==> run a <==
==> flow/design.v (excerpt) <==
module processing_fsm(clock, reset, start_signal, size, done, 
                            buf_0_write_en, buf_1_write_en, error_buf_write_en,
                            buf_0_w_data, buf_1_w_data, error_mem_w_data,
                            buf_0_r_data, buf_1_r_data, error_mem_r_data,
                            buf_0_addr, buf_1_addr, error_mem_addr, buf_sel);
==> flow/config.mk <==
export PLATFORM = sky130hd
export DESIGN_NAME = processing_fsm
export DESIGN_NICKNAME = processing_fsm
export VERILOG_FILES = /design/flow/design.v
export SDC_FILE = /design/flow/constraint.sdc
export NUM_CORES = 4
export LEC_CHECK = 0
export CAP_MARGIN = 5
export CELL_PAD_IN_SITES_DETAIL_PLACEMENT = 1
export CELL_PAD_IN_SITES_GLOBAL_PLACEMENT = 0
export CORE_MARGIN = 2
export CORE_UTILIZATION = 39
export CTS_CLUSTER_DIAMETER = 120
export GPL_TIMING_DRIVEN = 0
export MIN_ROUTING_LAYER = met2
export PLACE_DENSITY = 0.54
export SETUP_SLACK_MARGIN = 0.81
export SLEW_MARGIN = 35
==> flow/constraint.sdc <==
create_clock -name core_clock -period 3.33 [get_ports {clock}]
set_input_delay 0.6660 -clock core_clock [delete_from_list [all_inputs] [get_ports {clock}]]
set_output_delay 0.6660 -clock core_clock [all_outputs]
set_load 0.01 [all_outputs]
run.sh (not shown) runs the stock make flow with config.mk's settings and CLKGATE_MAP_FILE=.
==> run b (differences from run a) <==
CAP_MARGIN = 20   (was 5)
CELL_PAD_IN_SITES_DETAIL_PLACEMENT = unset   (was 1)
CELL_PAD_IN_SITES_GLOBAL_PLACEMENT = unset   (was 0)
CORE_UTILIZATION = 19   (was 39)
CTS_CLUSTER_DIAMETER = unset   (was 120)
CTS_CLUSTER_SIZE = 55   (was unset)
GPL_TIMING_DRIVEN = unset   (was 0)
MIN_ROUTING_LAYER = unset   (was met2)
PLACE_DENSITY = unset   (was 0.54)
SETUP_SLACK_MARGIN = unset   (was 0.81)
SLEW_MARGIN = 20   (was 35)
==> flow/constraint.sdc (replaced) <==
create_clock -name core_clock -period 7.0 [get_ports {clock}]
set_input_delay 1.4000 -clock core_clock [delete_from_list [all_inputs] [get_ports {clock}]]
set_output_delay 1.4000 -clock core_clock [all_outputs]
set_load 0.01 [all_outputs]
==> run c (differences from run a) <==
CAP_MARGIN = 20   (was 5)
CELL_PAD_IN_SITES_DETAIL_PLACEMENT = unset   (was 1)
CELL_PAD_IN_SITES_GLOBAL_PLACEMENT = unset   (was 0)
CORE_UTILIZATION = 40   (was 39)
CTS_CLUSTER_DIAMETER = unset   (was 120)
GPL_TIMING_DRIVEN = unset   (was 0)
MIN_ROUTING_LAYER = unset   (was met2)
PLACE_DENSITY = unset   (was 0.54)
SETUP_SLACK_MARGIN = unset   (was 0.81)
SLEW_MARGIN = 20   (was 35)
==> flow/constraint.sdc (replaced) <==
create_clock -name core_clock -period 5.51 [get_ports {clock}]
set_input_delay 1.1020 -clock core_clock [delete_from_list [all_inputs] [get_ports {clock}]]
set_output_delay 1.1020 -clock core_clock [all_outputs]
set_load 0.01 [all_outputs]
==> results <==
item	run a	run b	run c
End point of the worst hold path	state[7]	buf_1_write_en	-
Count of routing violations after the opening detailed-route iteration	4,383	1,201	1,115
Placed cell area	25,460 sq um	25,550 sq um	24,680 sq um
Max H-tree Level	1	2	1
Maximum clock rate	0.2045 GHz	0.1840 GHz	0.1904 GHz
Critical path launch point	n_pixel[3]	w_pixel[3]	ne_pixel[2]
Final cell count without fillers	3,465	4,013	3,181
Signal buffers share of area	0.1148	0.04260	0.05102
Number of cells after detailed placement	3,234	3,951	3,124
Overall die width	247.0 um	352.1 um	243.9 um
Reg2reg start	n_pixel[3]	w_pixel[3]	ne_pixel[2]
Final GP Congestion	0.9154	0.8944	0.9112
DP Wirelength	60.04 mm	53.52 mm	51.62 mm
Outcome	finished with violations	no timing/DRC/antenna violations	no timing/DRC/antenna violations
Reasons for failing layout checks	setup timing	-	-
Multi-input combinational area share	0.5635	0.5638	0.5848
Post-placement worst setup slack	-1908 ps	1598 ps	289.7 ps
Post-detailed-routing wire length	84.25 mm	67.99 mm	65.38 mm
